Design CONV, start of the top module:
module CONV(
	input			clk,               
	input			reset,             
	output reg		busy,	            
	input			ready,	            
	output reg[11:0]	iaddr,            
	input signed[19:0]	idata,            
	output reg 	     cwr,              
	output reg[11:0] 	caddr_wr,         
	output reg[19:0] 	cdata_wr,         
	output reg	 crd,               
	output reg[11:0]	caddr_rd,         
	input	[19:0]		cdata_rd,         
	output reg[2:0] 	csel              
);
Size: about 2900 cells after synthesis, ~26000 um2 of cells after synthesis.
clock: 5.45 ns
lec_check: 0
cap_margin: 20
core_margin: 2
core_utilization: 72
cts_cluster_diameter: 144
cts_cluster_size: 82
place_density: 0.35
setup_slack_margin: -0.26
slew_margin: 20
run.sh (not shown) runs the stock make flow with config.mk's settings and CLKGATE_MAP_FILE=.
The first run aborted during global routing (5_1_grt) on ODB-0269.
Rerun with:
Settings changed: CORE_UTILIZATION 72 to 70, CTS_CLUSTER_DIAMETER 144 to default, CTS_CLUSTER_SIZE 82 to 100, PLACE_DENSITY 0.35 to default, SETUP_SLACK_MARGIN -0.26 to default.
Clock period 5.45 ns to 7.67 ns, I/O delays scaled along.
Now the flow finished with setup timing left.
Area after synthesis stays the same.
Die area goes up by a few percent.
Synthesized cell count does not change.
Rerun with:
Settings changed: ABC_AREA from default to 1, CTS_CLUSTER_SIZE 100 to 72, HOLD_SLACK_MARGIN from default to -0.08.
Clock period 7.67 ns to 6.62 ns, I/O delays scaled along.
The new run aborted during global routing (5_1_grt) (GRT-0232); die size rises by a few percent; synthesized area rises by a few percent; synthesized cell count rises by about a fifth.

========
== run A ==
CONV again, from the RTL that the note above started with.
export LEC_CHECK = 0
export CAP_MARGIN = 40
export CELL_PAD_IN_SITES_GLOBAL_PLACEMENT = 2
export CORE_ASPECT_RATIO = 0.9
export CORE_MARGIN = 8
export CORE_UTILIZATION = 51
export CTS_CLUSTER_DIAMETER = 241
export CTS_CLUSTER_SIZE = 99
export GPL_ROUTABILITY_DRIVEN = 0
export GPL_TIMING_DRIVEN = 1
export HOLD_SLACK_MARGIN = 0.09
export MAX_ROUTING_LAYER = met5
export MIN_ROUTING_LAYER = met1
export PLACE_DENSITY = 0.51
export SETUP_SLACK_MARGIN = 2.16
export SLEW_MARGIN = 20
export TNS_END_PERCENT = 5
create_clock -name core_clock -period 8.63 [get_ports {clk}]
diff inputs: run A => run B
# run A
export LEC_CHECK = 0
export CAP_MARGIN = 40
export CELL_PAD_IN_SITES_GLOBAL_PLACEMENT = 2
export CORE_ASPECT_RATIO = 0.9
export CORE_MARGIN = 8
export CORE_UTILIZATION = 51
export CTS_CLUSTER_DIAMETER = 241
export CTS_CLUSTER_SIZE = 99
export GPL_ROUTABILITY_DRIVEN = 0
export GPL_TIMING_DRIVEN = 1
export HOLD_SLACK_MARGIN = 0.09
export MAX_ROUTING_LAYER = met5
export MIN_ROUTING_LAYER = met1
export PLACE_DENSITY = 0.51
export SETUP_SLACK_MARGIN = 2.16
export SLEW_MARGIN = 20
export TNS_END_PERCENT = 5
create_clock -name core_clock -period 8.63 [get_ports {clk}]
# run B
export LEC_CHECK = 0
export ABC_AREA = 1
export CAP_MARGIN = 20
export CORE_ASPECT_RATIO = 0.9
export CORE_MARGIN = 8
export CORE_UTILIZATION = 27
export CTS_CLUSTER_DIAMETER = 266
export CTS_CLUSTER_SIZE = 98
export GPL_ROUTABILITY_DRIVEN = 0
export MAX_ROUTING_LAYER = met4
export PLACE_DENSITY = 0.51
export SETUP_SLACK_MARGIN = 0.3
export SLEW_MARGIN = 20
export TNS_END_PERCENT = 5
create_clock -name core_clock -period 8.63 [get_ports {clk}]
==> comparison <==
Relative to run A, critical path's largest stage delay increased by 0.21 ns in run B.
Diff run A -> run B: tally of non-filler cells in the final layout shows an increase of 35%; post-synthesis to final-layout area growth shows a reduction of 0.93 points; number of distinct library cells after synthesis shows a reduction of 13.
Summary — global routing usage on met1, run B relative to run A: lower, by 15 points.
Initial core utilization: run B vs run A down 24 points
Of the two values seen for source of the critical timing path, counter_kdata[1] was produced by run A and counter_kdata[2] by run B.
| total detailed-routing wirelength | run B vs run A | worse |
Run A has higher cell resize tally after clock tree synthesis than run B.
In the reports for run A and run B, the larger setup slack of the most critical reg-to-reg path belongs to run A.
Per the final summary, run B finished and its layout is clean on timing, DRC and antenna.
In run B relative to run A, cell count after placement had gone up by more than a quarter.
--- input diff run B..run C ---
# run B
export LEC_CHECK = 0
export ABC_AREA = 1
export CAP_MARGIN = 20
export CORE_ASPECT_RATIO = 0.9
export CORE_MARGIN = 8
export CORE_UTILIZATION = 27
export CTS_CLUSTER_DIAMETER = 266
export CTS_CLUSTER_SIZE = 98
export GPL_ROUTABILITY_DRIVEN = 0
export MAX_ROUTING_LAYER = met4
export PLACE_DENSITY = 0.51
export SETUP_SLACK_MARGIN = 0.3
export SLEW_MARGIN = 20
export TNS_END_PERCENT = 5
create_clock -name core_clock -period 8.63 [get_ports {clk}]
# run C
export LEC_CHECK = 0
export CAP_MARGIN = 20
export CORE_ASPECT_RATIO = 0.5
export CORE_MARGIN = 8
export CORE_UTILIZATION = 72
export CTS_CLUSTER_DIAMETER = 306
export CTS_CLUSTER_SIZE = 98
export GPL_ROUTABILITY_DRIVEN = 0
export MAX_ROUTING_LAYER = met4
export PLACE_DENSITY = 0.4
export SETUP_SLACK_MARGIN = 0.3
export SLEW_MARGIN = 20
export TNS_END_PERCENT = 5
create_clock -name core_clock -period 8.63 [get_ports {clk}]
Findings:
Every run (run C and run B) finished clean. Run B → run C: number of vias per cell shows an increase of 31%; iteration count of the initial detailed-routing pass shows an increase of 1; slew at the pin with the worst max-slew slack shows an increase of 0.092 ns. Taking run B as the reference, in run C arrival time of the worst setup path went up 0.18 ns; critical path depth went down about 3.4%.
What run D does differently from run C at the input level:
# run C
export LEC_CHECK = 0
export CAP_MARGIN = 20
export CORE_ASPECT_RATIO = 0.5
export CORE_MARGIN = 8
export CORE_UTILIZATION = 72
export CTS_CLUSTER_DIAMETER = 306
export CTS_CLUSTER_SIZE = 98
export GPL_ROUTABILITY_DRIVEN = 0
export MAX_ROUTING_LAYER = met4
export PLACE_DENSITY = 0.4
export SETUP_SLACK_MARGIN = 0.3
export SLEW_MARGIN = 20
export TNS_END_PERCENT = 5
create_clock -name core_clock -period 8.63 [get_ports {clk}]
# run D
export LEC_CHECK = 0
export ABC_AREA = 1
export CAP_MARGIN = 20
export CORE_ASPECT_RATIO = 0.9
export CORE_MARGIN = 8
export CORE_UTILIZATION = 58
export CTS_CLUSTER_DIAMETER = 306
export CTS_CLUSTER_SIZE = 98
export GPL_ROUTABILITY_DRIVEN = 0
export MAX_ROUTING_LAYER = met4
export PLACE_DENSITY = 0.51
export SETUP_SLACK_MARGIN = 2.57
export SLEW_MARGIN = 20
export TNS_END_PERCENT = 5
create_clock -name core_clock -period 8.63 [get_ports {clk}]
Findings:
Overall routed net length (run D vs. run C) increases by more than a quarter
In the reports for run D and run C, the smaller final core utilization belongs to run D.
Floorplan core density: run D lower than run C
Between run D and run C, it is run D whose count of cell types in the netlist is lower, by about 17%.
From run C to run D the numbers moved as follows: synthesized cell count higher; final-stage net count rose 736; number of cells on the worst reg-to-reg path went up by about 3.6%.

========
CONV again, from the RTL that the note above started with.
export LEC_CHECK = 0
export ABC_AREA = 1
export CAP_MARGIN = 35
export CORE_MARGIN = 2
export CORE_UTILIZATION = 72
export CTS_CLUSTER_SIZE = 14
export PLACE_DENSITY = 0.42
export SETUP_SLACK_MARGIN = -0.19
export SLEW_MARGIN = 20
export TNS_END_PERCENT = 30
create_clock -name core_clock -period 4.55 [get_ports {clk}]
The starting point stopped in 5_1_grt.
Rerun with:
- ABC_AREA: 1 -> not set
- CAP_MARGIN: 35 -> 20
- CORE_UTILIZATION: 72 -> 65
- CTS_CLUSTER_SIZE: 14 -> not set
- PLACE_DENSITY: 0.42 -> not set
- SETUP_SLACK_MARGIN: -0.19 -> not set
- TNS_END_PERCENT: 30 -> not set
- clock period: 4.55 -> 6.6 ns (I/O delays scaled with it)
Now the flow ran to the end with violations: setup timing. Area after synthesis went down by a few percent. Synthesized cell count went down by about a fifth. Die area went up by a few percent.
Rerun with:
- clock period: 6.6 -> 5.45 ns (I/O delays scaled with it)
The new run completed and failed the layout checks on setup timing; cell area climbs by 0.82%; clock-buffer cell count came out lower by 1; wire length grows by 6.0%; die area does not change; via count climbs by 1.7%; sequential share of layout area drops by 0.12 points; global-route usage grows by 1.8 points.
Rerun with:
- ABC_AREA: not set -> 1
- TNS_END_PERCENT: not set -> 30
- clock period: 5.45 -> 4.73 ns (I/O delays scaled with it)
After rerunning:
- The changed run completed and failed the layout checks on setup timing
- non-clock buffer count grows by 71
- synthesized area grows by a few percent
- worst hold slack gets worse by 0.031 ns
- critical path depth shrinks by 1
- maximum frequency grows by a little under a tenth
- worst setup slack gets worse by 0.080 ns
- wire length grows by about a fifth
- sequential share of layout area shrinks by 0.71 points
Rerun with:
- CORE_UTILIZATION: 65 -> 72
- CTS_CLUSTER_SIZE: not set -> 100
- PLACE_DENSITY: not set -> 0.42
Outcome:
- Now the flow did not get past 5_1_grt
- die area falls by 9.5%
- synthesized area stays the same
- synthesized cell count does not change

========
Starting RTL as in the previous note.
make LEC_CHECK=0 CAP_MARGIN=20 CORE_MARGIN=2 CORE_UTILIZATION=34 GPL_ROUTABILITY_DRIVEN=1 GPL_TIMING_DRIVEN=0 PLACE_DENSITY_LB_ADDON=0.26 SLEW_MARGIN=20 finish   # period 6.04 ns
The starting point produced a layout that fails on negative setup slack.
Rerun with:
- CORE_UTILIZATION: 34 -> 64
- CTS_CLUSTER_SIZE: unset -> 97
- GPL_ROUTABILITY_DRIVEN: 1 -> unset
- GPL_TIMING_DRIVEN: 0 -> unset
- PLACE_DENSITY_LB_ADDON: 0.26 -> unset
- clock period: 6.04 -> 8.79 ns (I/O delays scaled with it)
Outcome: With this change the flow completed with no timing, DRC or antenna violations. Final cell count falls by about 16%. Count of clock-buffer cells in the layout rises by 1. Critical path depth does not change.
Rerun with:
- CORE_UTILIZATION: 64 -> 40
- CTS_CLUSTER_SIZE: 97 -> unset
- clock period: 8.79 -> 7.83 ns (I/O delays scaled with it)
After rerunning:
- wire length rises by 8.8%
- core utilization shrinks by 24 points
- flip-flop count stays the same
- design area increases by 6.6%
- count of clock-buffer cells in the layout shrinks by 1
Rerun with:
- CORE_UTILIZATION: 40 -> 65
- clock period: 7.83 -> 5.58 ns (I/O delays scaled with it)
What happened: With this change the flow completed, yet does not pass: negative setup slack. Routed wire length goes up by 4.7%. Utilization goes up by 33 points. Final cell count goes down by about 3.4%.
Rerun with:
- CORE_UTILIZATION: 65 -> 40
- clock period: 5.58 -> 8.0 ns (I/O delays scaled with it)
The changed run went through all stages and came out clean.
Final area fell by 7.6%.
Area after synthesis stays the same.
Routed wire length fell by 5.7%.
Clock skew fell by 4.4 ps.
Final cell count rose by 2.4%.
Clock-buffer cell count fell by 1.
Non-clock buffer count fell by 240.
Core utilization fell by 34 points.

========
Setup of run 1:
CONV again, from the RTL that the note above started with.
Settings: LEC_CHECK=0, CAP_MARGIN=20, CORE_ASPECT_RATIO=0.9, CORE_MARGIN=2, CORE_UTILIZATION=72, CTS_CLUSTER_DIAMETER=31, GPL_ROUTABILITY_DRIVEN=1, MAX_ROUTING_LAYER=met4, PLACE_DENSITY_LB_ADDON=0.26, SETUP_SLACK_MARGIN=0.91, SLEW_MARGIN=20, TNS_END_PERCENT=5; clock period 7.53 ns.
To summarise run 1: no stage aborted, but the layout did not pass its checks, failing on setup timing.
The inputs of run 2 differ from those of run 1 as listed below.
==> flow/config.mk <==
export PLATFORM = sky130hd
export DESIGN_NAME = CONV
export DESIGN_NICKNAME = CONV
export VERILOG_FILES = /design/flow/design.v
export SDC_FILE = /design/flow/constraint.sdc
export NUM_CORES = 4
export LEC_CHECK = 0
export CAP_MARGIN = 20
export CORE_MARGIN = 2
export CORE_UTILIZATION = 30
export SLEW_MARGIN = 20
==> flow/constraint.sdc <==
create_clock -name core_clock -period 8.79 [get_ports {clk}]
set_input_delay 1.7580 -clock core_clock [delete_from_list [all_inputs] [get_ports {clk}]]
set_output_delay 1.7580 -clock core_clock [all_outputs]
set_load 0.01 [all_outputs]
Notes after the runs:
Fraction of met2 tracks used by global routing came out lower on run 2 than on run 1. Diff run 1 and run 2: minimum setup slack in the final design higher in run 2. Run 1 → run 2: number of clock buffers in the layout grew by 1; routed via count shrank by 13%. Run 2: no failed stages, no open violations at the end.
Edits applied to the flow inputs when going from run 2 to run 3:
-- flow/config.mk --
<<< run 2, line 6
export NUM_CORES = 4
export LEC_CHECK = 0
export CAP_MARGIN = 20
export CORE_MARGIN = 2
export CORE_UTILIZATION = 30
export SLEW_MARGIN = 20
>>> run 3, line 6
export NUM_CORES = 4
export LEC_CHECK = 0
export ABC_AREA = 1
export CAP_MARGIN = 20
export CORE_MARGIN = 2
export CORE_UTILIZATION = 40
export CTS_CLUSTER_SIZE = 48
export SLEW_MARGIN = 20
==> flow/constraint.sdc <==
create_clock -name core_clock -period 8.0 [get_ports {clk}]
set_input_delay 1.6000 -clock core_clock [delete_from_list [all_inputs] [get_ports {clk}]]
set_output_delay 1.6000 -clock core_clock [all_outputs]
set_load 0.01 [all_outputs]
==> results <==
When run 3 is measured against run 2, its adder and majority gate portion of the synthesized area turns out 1.7 points lower.
Run 3 reports its termination of the worst setup path as conv_sum[37] while run 2 reports conv_sum[31].
Summary — chip area line of the yosys report, run 3 relative to run 2: higher, by about 4.3%.
--- input diff run 3..run 4 ---
-- flow/config.mk --
<<< run 3, line 7
export LEC_CHECK = 0
export ABC_AREA = 1
export CAP_MARGIN = 20
export CORE_MARGIN = 2
export CORE_UTILIZATION = 40
export CTS_CLUSTER_SIZE = 48
export SLEW_MARGIN = 20
>>> run 4, line 7
export LEC_CHECK = 0
export ABC_AREA = 1
export CAP_MARGIN = 40
export CORE_ASPECT_RATIO = 1.06
export CORE_MARGIN = 2
export CORE_UTILIZATION = 16
export CTS_CLUSTER_SIZE = 48
export GPL_TIMING_DRIVEN = 0
export MIN_ROUTING_LAYER = met2
export SLEW_MARGIN = 20
export TNS_END_PERCENT = 95
==> comparison <==
Chip footprint is lower on run 3
Comparing run 3 and run 4, the higher overall routing resource usage was measured on run 3.
Looking at first-pass GRT wire length, run 4 sits above run 3.
On detailed-route via count: between run 3 and run 4, it ends up lower for run 3.
Of run 3 and run 4, the run reporting the lower worst path arrival time was run 3.
Run 4 vs. run 3: post-CTS resize count +12.
Run 3 -> run 4: detailed-routing wirelength on met1 decreased by more than 100%
diff inputs: run 4 => run 5
==> flow/config.mk <==
export PLATFORM = sky130hd
export DESIGN_NAME = CONV
export DESIGN_NICKNAME = CONV
export VERILOG_FILES = /design/flow/design.v
export SDC_FILE = /design/flow/constraint.sdc
export NUM_CORES = 4
export LEC_CHECK = 0
export CAP_MARGIN = 20
export CORE_MARGIN = 2
export CORE_UTILIZATION = 52
export SLEW_MARGIN = 20
==> flow/constraint.sdc <==
create_clock -name core_clock -period 6.44 [get_ports {clk}]
set_input_delay 1.2880 -clock core_clock [delete_from_list [all_inputs] [get_ports {clk}]]
set_output_delay 1.2880 -clock core_clock [all_outputs]
set_load 0.01 [all_outputs]
[summary]
Multi-input combinational cell area ended up 1.8% higher on run 5 than on run 4. Going from run 4 to run 5, the pin count of the biggest net entering global routing was found to have gone up by 11. Synthesized cell count in run 5 is about 18% below run 4. Run 5 vs run 4 — instance count on the critical path climbed by a few percent. Per the comparison of run 5 with run 4, adder and majority gate portion of the synthesized area rose 1.7 points; clock-buffer cell count held; post-layout minimum cycle time -0.19 ns. Compared with run 4, run 5 shows routed wire length on met2 that has gone down by more than 10%. The final report for run 5 shows a completed flow and a layout that fails verification, specifically setup timing. Re die extent in x: run 5 and run 4 aren't equal, and the lower value belongs to run 5.
### run 5 -> run 6
-- flow/config.mk --
<<< run 5, line 8
export CAP_MARGIN = 20
export CORE_MARGIN = 2
export CORE_UTILIZATION = 52
export SLEW_MARGIN = 20
>>> run 6, line 8
export CAP_MARGIN = 20
export CORE_MARGIN = 2
export CORE_UTILIZATION = 72
export SETUP_SLACK_MARGIN = 1.62
export SLEW_MARGIN = 20
==> flow/constraint.sdc <==
create_clock -name core_clock -period 5.58 [get_ports {clk}]
set_input_delay 1.1160 -clock core_clock [delete_from_list [all_inputs] [get_ports {clk}]]
set_output_delay 1.1160 -clock core_clock [all_outputs]
set_load 0.01 [all_outputs]
==> comparison <==
Among run 5 and run 6, the run that stopped before the end is run 6, and it is the only one. FAIL run 6 @ global routing: tool exited with error. The final report for run 5 shows a completed flow and a layout that fails verification, specifically setup timing. For number of setup buffers added after CTS, dividing the value from run 6 by the value from run 5 gives 2.2. Between run 6 and run 5, it is run 6 whose placed instance area is lower, by 300 µm². On run 6: share of the core filled by cells before placement is 20 points higher than what run 5 gave.
